## apb_master
module apb_master(
  input pclk, 
  input preset,
  input [31:0]paddr,
  input pwrite,
  input [2:0]pprot,
  input [31:0]pwdata,
  input [3:0]pstrb,
  output  reg[31:0]prdata,
  output pslverr,
  output reg penable,
  output reg [3:0]psel,
  output reg pready
);
Size: about 8,900 cells after synthesis, ~4,200 flip-flops, ~110 I/O pins, about 160,000 um^2 of cells after synthesis.
==> flow/config.mk <==
export PLATFORM = sky130hd
export DESIGN_NAME = apb_master
export DESIGN_NICKNAME = apb_master
export VERILOG_FILES = /design/flow/design.v
export SDC_FILE = /design/flow/constraint.sdc
export NUM_CORES = 4
export LEC_CHECK = 0
export CAP_MARGIN = 35
export CORE_MARGIN = 2
export CORE_UTILIZATION = 72
export CTS_CLUSTER_SIZE = 13
export PLACE_DENSITY = 0.4
export SETUP_SLACK_MARGIN = 0.77
export SLEW_MARGIN = 20
==> flow/constraint.sdc <==
create_clock -name core_clock -period 3.09 [get_ports {pclk}]
set_input_delay 0.6180 -clock core_clock [delete_from_list [all_inputs] [get_ports {pclk}]]
set_output_delay 0.6180 -clock core_clock [all_outputs]
set_load 0.01 [all_outputs]
run.sh (not shown) runs the stock make flow with config.mk's settings and CLKGATE_MAP_FILE=.
Change:
CAP_MARGIN = 0   (was 35)
CORE_ASPECT_RATIO = 0.92   (was default)
CTS_CLUSTER_DIAMETER = 396   (was default)
PLACE_DENSITY = 0.41   (was 0.4)
SETUP_SLACK_MARGIN = 0.78   (was 0.77)
SLEW_MARGIN = 35   (was 20)
Routed wire length hardly moves.
Setup slack gets better by 0.026 ns.
Synthesized cell count stays the same.
Change:
CAP_MARGIN = 20   (was 0)
CORE_ASPECT_RATIO = default   (was 0.92)
CTS_CLUSTER_SIZE = 18   (was 13)
PLACE_DENSITY = 0.6   (was 0.41)
SETUP_SLACK_MARGIN = 0.92   (was 0.78)
SLEW_MARGIN = 20   (was 35)
The new run ran to the end with no violations.
Setup slack is worse by 0.049 ns.
Wire length falls by 1.1%.
Power goes down by 5.9%.
Cell count is lower by 2.0%.
Maximum frequency came out lower by 1.8%.
First-iteration DRC count drops by 1.8%.
Sequential share of layout area rises by 0.55 points.
Change:
CORE_UTILIZATION = 68   (was 72)
CTS_CLUSTER_DIAMETER = default   (was 396)
CTS_CLUSTER_SIZE = default   (was 18)
SETUP_SLACK_MARGIN = default   (was 0.92)
clock period = 3.26 ns   (was 3.09 ns; I/O delays follow)
Effect: Core utilization came out lower by 3.2 points; worst setup slack is worse by 0.29 ns; flip-flop count does not change; area after synthesis stays the same; global-route usage came out lower by 1.4 points; hold slack is better by 0.033 ns.


## run 1
apb_master again, from the RTL that the note above started with.
clock: 3.51 ns
lec_check: 0
abc_area: 1
cap_margin: 20
cell_pad_in_sites_detail_placement: 2
cell_pad_in_sites_global_placement: 1
core_aspect_ratio: 0.51
core_margin: 2
core_utilization: 36
cts_cluster_size: 15
gpl_timing_driven: 0
max_routing_layer: met4
setup_slack_margin: -0.03
slew_margin: 20
tns_end_percent: 5
Run 1 -> stages 100% | layout checks FAIL | setup timing
The inputs of run 2 differ from those of run 1 as listed below.
- a deleted ABC_AREA that had been 1
- an added PLACE_DENSITY of 0.6
- a deleted CORE_ASPECT_RATIO that had been 0.51
- a deleted SETUP_SLACK_MARGIN that had been -0.03
- a deleted GPL_TIMING_DRIVEN that had been 0
- a deleted CELL_PAD_IN_SITES_GLOBAL_PLACEMENT that had been 1
- a deleted TNS_END_PERCENT that had been 5
- a change of CORE_UTILIZATION from 36 to 25
- a deleted CELL_PAD_IN_SITES_DETAIL_PLACEMENT that had been 2
- a deleted MAX_ROUTING_LAYER that had been met4
- a deleted CTS_CLUSTER_SIZE that had been 15
- a change of the clock period (ns, I/O delays scaled along) from 3.51 to 9.07
Notes after the runs:
- Between run 1 and run 2, the flow reports port buffer count increasing by a few percent.
- Going from run 1 to run 2, count of inserted antenna diode cells shrank by more than a quarter.
- Fraction of the mapped netlist area in compound gates in run 2 vs run 1: up 4.0 points
- Run 2 against run 1; sum of routed wire segments on met1 is down by more than a quarter.
- Maximum fanout count along the critical path in run 2 is 12 above run 1.
- The final reports for run 2 and run 1 show count of cells along the worst register-to-register path lower in the former.
- For the final instance area, run 2 came in 15,000 um2 lower than run 1 did.
- Per the final summary, run 2 finished and its layout is clean on timing, DRC and antenna.
- Taking run 1 as the reference point, the simple logic cell fraction of the synthesized area of run 2 falls by 23 points.
Modified inputs, run 3 compared to run 2
- swapping 20 for 0 in CAP_MARGIN
- putting CTS_CLUSTER_SIZE at 64 where nothing was set
- putting SETUP_SLACK_MARGIN at 0.77 where nothing was set
- swapping 0.6 for 0.4 in PLACE_DENSITY
- swapping 25 for 72 in CORE_UTILIZATION
- swapping 9.07 for 3.09 in the clock period (ns, I/O delays scaled along)
Results
Total of cells resized after clock tree synthesis delta for run 3 relative to run 2: 221 higher
The worst-case reg-to-reg path depth reported for run 3 is greater than that of run 2 by 3.
Delta (run 3 minus run 2): worst hold-check slack fell 350 ps, first-pass GRT wire length rose 0.55%.
Inputs modified between run 3 and run 4:
- PLACE_DENSITY: 0.4 -> unset
- HOLD_SLACK_MARGIN: unset -> 0.29
- SETUP_SLACK_MARGIN: 0.77 -> 0.89
- CORE_ASPECT_RATIO: unset -> 0.5
- CTS_CLUSTER_DIAMETER: unset -> 400
- CAP_MARGIN: 0 -> 20
- PLACE_DENSITY_LB_ADDON: unset -> 0.0
- CTS_CLUSTER_SIZE: 64 -> 10
Findings:
- Delta (run 4 minus run 3): area growth from synthesis to final layout increased by 0.77 points relative to the old numbers, mean routed wirelength per cell increased by 4.2% relative to the old numbers, power closely matched the old numbers.
## Diff of input files: run 5 against run 4
- removing PLACE_DENSITY_LB_ADDON (formerly 0.0)
- setting PLACE_DENSITY to 0.36 for the first time
- removing HOLD_SLACK_MARGIN (formerly 0.29)
--- outcome ---
- Changes observed in run 5 relative to run 4: vertical die dimension held steady, clock power shrank by about 0.8%, fmax grew by about 1.2%, final HPWL from detailed placement shrank by 4.1%.
[inputs] run 6 vs run 5
- swapping 0.5 for 0.92 in CORE_ASPECT_RATIO
- swapping 10 for 13 in CTS_CLUSTER_SIZE
- swapping 20 for 0 in CAP_MARGIN
- swapping 20 for 35 in SLEW_MARGIN
- swapping 0.36 for 0.41 in PLACE_DENSITY
- clearing CTS_CLUSTER_DIAMETER, which used to be 400
- swapping 0.89 for 0.78 in SETUP_SLACK_MARGIN
==> comparison <==
Minimum hold slack delta for run 6 relative to run 5: 19 ps lower. The number of vias per cell after detailed routing on run 6 is in line with that on run 5. The lower overall power came out of run 6. Run 6 vs. run 5: first-iteration DRC count shows an increase of 2.1%, total area of multi-input combinational cells shows a reduction of 1800 um2, sink count of the clock tree shows no meaningful change. Taking run 5 as the reference, in run 6 sequential cell area in the final layout closely matched the old numbers; post-route clock period utilization saw little to no change; ratio of total power to cell area saw a decrease. The run showing the greater clock power is run 5. Run 6 vs run 5, instance count: run 6 higher.


apb_master again, from the RTL that the note above started with.
clock: 3.13 ns
lec_check: 0
cap_margin: 20
core_margin: 2
core_utilization: 72
cts_cluster_diameter: 378
cts_cluster_size: 20
place_density_lb_addon: 0.0
setup_slack_margin: 0.91
slew_margin: 20
The baseline produced a clean layout.
Then changed:
--- a/flow/config.mk
+++ b/flow/config.mk
@@ -10,4 +10,2 @@
 export CORE_UTILIZATION = 72
-export CTS_CLUSTER_DIAMETER = 378
-export CTS_CLUSTER_SIZE = 20
 export PLACE_DENSITY_LB_ADDON = 0.0
==> flow/constraint.sdc (replaced) <==
create_clock -name core_clock -period 3.12 [get_ports {pclk}]
set_input_delay 0.6240 -clock core_clock [delete_from_list [all_inputs] [get_ports {pclk}]]
set_output_delay 0.6240 -clock core_clock [all_outputs]
set_load 0.01 [all_outputs]
The new run completed without violations.
Routed wire length climbs by 4.6%.
Critical path depth does not change.
Synthesized cell count does not change.
Global-route usage climbs by 1.8 points.
Final area climbs by 3.7%.
Via count climbs by 3.7%.
Cell count climbs by 2.9%.
Worst hold slack loses 0.044 ns.
Setup slack loses 0.080 ns.
Power climbs by 18%.
Then changed:
--- a/flow/config.mk
+++ b/flow/config.mk
@@ -9,5 +9,4 @@
 export CORE_MARGIN = 2
-export CORE_UTILIZATION = 72
-export PLACE_DENSITY_LB_ADDON = 0.0
-export SETUP_SLACK_MARGIN = 0.91
+export CORE_UTILIZATION = 57
+export PLACE_DENSITY = 0.6
 export SLEW_MARGIN = 20
==> flow/constraint.sdc (replaced) <==
create_clock -name core_clock -period 5.56 [get_ports {pclk}]
set_input_delay 1.1120 -clock core_clock [delete_from_list [all_inputs] [get_ports {pclk}]]
set_output_delay 1.1120 -clock core_clock [all_outputs]
set_load 0.01 [all_outputs]
Result: Register-to-register slack gets better by 1.8 ns; global-route usage shrinks by 8.9 points; hold slack gets better by 0.36 ns; final area is lower by 4.7%; worst setup slack gets better by 0.78 ns; clock power came out lower by 43%; power fell by 44%; area after synthesis is unchanged; routed wire length drops by 2.7%; utilization falls by 21 points.
Then changed:
--- a/flow/config.mk
+++ b/flow/config.mk
@@ -9,3 +9,3 @@
 export CORE_MARGIN = 2
-export CORE_UTILIZATION = 57
+export CORE_UTILIZATION = 45
 export PLACE_DENSITY = 0.6
==> flow/constraint.sdc (replaced) <==
create_clock -name core_clock -period 8.0 [get_ports {pclk}]
set_input_delay 1.6000 -clock core_clock [delete_from_list [all_inputs] [get_ports {pclk}]]
set_output_delay 1.6000 -clock core_clock [all_outputs]
set_load 0.01 [all_outputs]
Result: The changed run completed without violations; die area rises by 26%; critical path depth stays the same; hold slack stays flat; global-route usage falls by 6.5 points; power went down by 31%; first-iteration DRC count rose by 3.0%.


P:
apb_master again, from the RTL that the note above started with.
Settings: LEC_CHECK=0, CAP_MARGIN=5, CORE_ASPECT_RATIO=0.65, CORE_MARGIN=2, CORE_UTILIZATION=72, CTS_CLUSTER_SIZE=50, HOLD_SLACK_MARGIN=-0.08, PLACE_DENSITY_LB_ADDON=0.24, SETUP_SLACK_MARGIN=0.78, SLEW_MARGIN=5; clock period 3.17 ns.
Setup changes, P to Q
==> flow/config.mk <==
export PLATFORM = sky130hd
export DESIGN_NAME = apb_master
export DESIGN_NICKNAME = apb_master
export VERILOG_FILES = /design/flow/design.v
export SDC_FILE = /design/flow/constraint.sdc
export NUM_CORES = 4
export LEC_CHECK = 0
export CAP_MARGIN = 25
export CORE_ASPECT_RATIO = 0.65
export CORE_MARGIN = 2
export CORE_UTILIZATION = 43
export PLACE_DENSITY_LB_ADDON = 0.24
export SLEW_MARGIN = 0
==> flow/constraint.sdc <==
create_clock -name core_clock -period 3.31 [get_ports {pclk}]
set_input_delay 0.6620 -clock core_clock [delete_from_list [all_inputs] [get_ports {pclk}]]
set_output_delay 0.6620 -clock core_clock [all_outputs]
set_load 0.01 [all_outputs]
### Flow results
Q vs. P: non-clock buffer instance count of the final layout went up by 8.7%. Between P and Q, the cell count went up. Lower tightest hold margin among Q and P: Q. Compared with P, Q shows combinational share of power lower by 0.2 points. As far as post-route antenna net violation count goes, Q and P are indistinguishable; the numbers are identical. The total detailed-routing wirelength of Q and that of P are within noise of each other.
Relative to Q, the following input files were edited for R:
-- flow/config.mk --
<<< Q, line 7
export LEC_CHECK = 0
export CAP_MARGIN = 25
export CORE_ASPECT_RATIO = 0.65
export CORE_MARGIN = 2
export CORE_UTILIZATION = 43
export PLACE_DENSITY_LB_ADDON = 0.24
export SLEW_MARGIN = 0
>>> R, line 7
export LEC_CHECK = 0
export CAP_MARGIN = 20
export CORE_MARGIN = 2
export CORE_UTILIZATION = 66
export CTS_CLUSTER_SIZE = 98
export PLACE_DENSITY = 0.37
export SLEW_MARGIN = 20
export TNS_END_PERCENT = 10
==> flow/constraint.sdc <==
create_clock -name core_clock -period 4.73 [get_ports {pclk}]
set_input_delay 0.9460 -clock core_clock [delete_from_list [all_inputs] [get_ports {pclk}]]
set_output_delay 0.9460 -clock core_clock [all_outputs]
set_load 0.01 [all_outputs]
## What came out
The core of R is more densely filled than that of Q.
Critical path start-end classification = primary input to output port: R; critical path start-end classification = flip-flop to output port: Q
Going from Q to R, final routed wirelength across all metal layers shrank by about 8%, cell area after placement shrank by 4.0%.
Compared with Q, R improves total die size.
Against Q, maximum vdd ir drop in R rose by more than 10%.
Here is what was changed in the inputs of S compared with R.
-- flow/config.mk --
<<< R, line 9
export CORE_MARGIN = 2
export CORE_UTILIZATION = 66
export CTS_CLUSTER_SIZE = 98
export PLACE_DENSITY = 0.37
export SLEW_MARGIN = 20
export TNS_END_PERCENT = 10
>>> S, line 9
export CORE_MARGIN = 2
export CORE_UTILIZATION = 45
export CTS_CLUSTER_DIAMETER = 298
export HOLD_SLACK_MARGIN = 0.11
export PLACE_DENSITY = 0.6
export SLEW_MARGIN = 20
==> flow/constraint.sdc <==
create_clock -name core_clock -period 8.0 [get_ports {pclk}]
set_input_delay 1.6000 -clock core_clock [delete_from_list [all_inputs] [get_ports {pclk}]]
set_output_delay 1.6000 -clock core_clock [all_outputs]
set_load 0.01 [all_outputs]
Notes after the runs:
Summary: with R as the reference, clock-buffer cell count in S moved up slightly. Comparing S and R, the higher utilization is on R. R has a lower total die area than S. S reports its worst min-delay path category as flip-flop to flip-flop while R reports primary input to flip-flop. The multi-input logic area of S and that of R are within noise of each other. Against R as the reference, S delivers a lower post-route clock period utilization. sky130_fd_sc_hd__clkdlybuf4s50_1 as the highest-delay cell along the critical path was reported by R, and sky130_fd_sc_hd__mux4_2 by S. Between R and S, the flow reports peak fanout along the critical path increasing by more than 10%. Sort S and R by slew at the pin with the worst max-slew slack asc -> top: S.
The following lists how T was set up differently from S:
-- flow/config.mk --
<<< S, line 9
export CORE_MARGIN = 2
export CORE_UTILIZATION = 45
export CTS_CLUSTER_DIAMETER = 298
export HOLD_SLACK_MARGIN = 0.11
export PLACE_DENSITY = 0.6
export SLEW_MARGIN = 20
>>> T, line 9
export CORE_MARGIN = 2
export CORE_UTILIZATION = 72
export CTS_CLUSTER_SIZE = 20
export PLACE_DENSITY_LB_ADDON = 0.0
export SETUP_SLACK_MARGIN = 1.02
export SLEW_MARGIN = 20
==> flow/constraint.sdc <==
create_clock -name core_clock -period 3.48 [get_ports {pclk}]
set_input_delay 0.6960 -clock core_clock [delete_from_list [all_inputs] [get_ports {pclk}]]
set_output_delay 0.6960 -clock core_clock [all_outputs]
set_load 0.01 [all_outputs]
[summary]
Cell area grows by a few percent when moving from S to T. For the combinational power, T came in 160% higher than S did. S -> T: die area decreased by more than a quarter. Hold slack delta (T − S): unfavourable. T vs S on global-route usage: T is the higher one. Sort T and S by count of cells along the worst register-to-register path desc -> top: T.
Power is estimated from default activity; no workload was simulated.
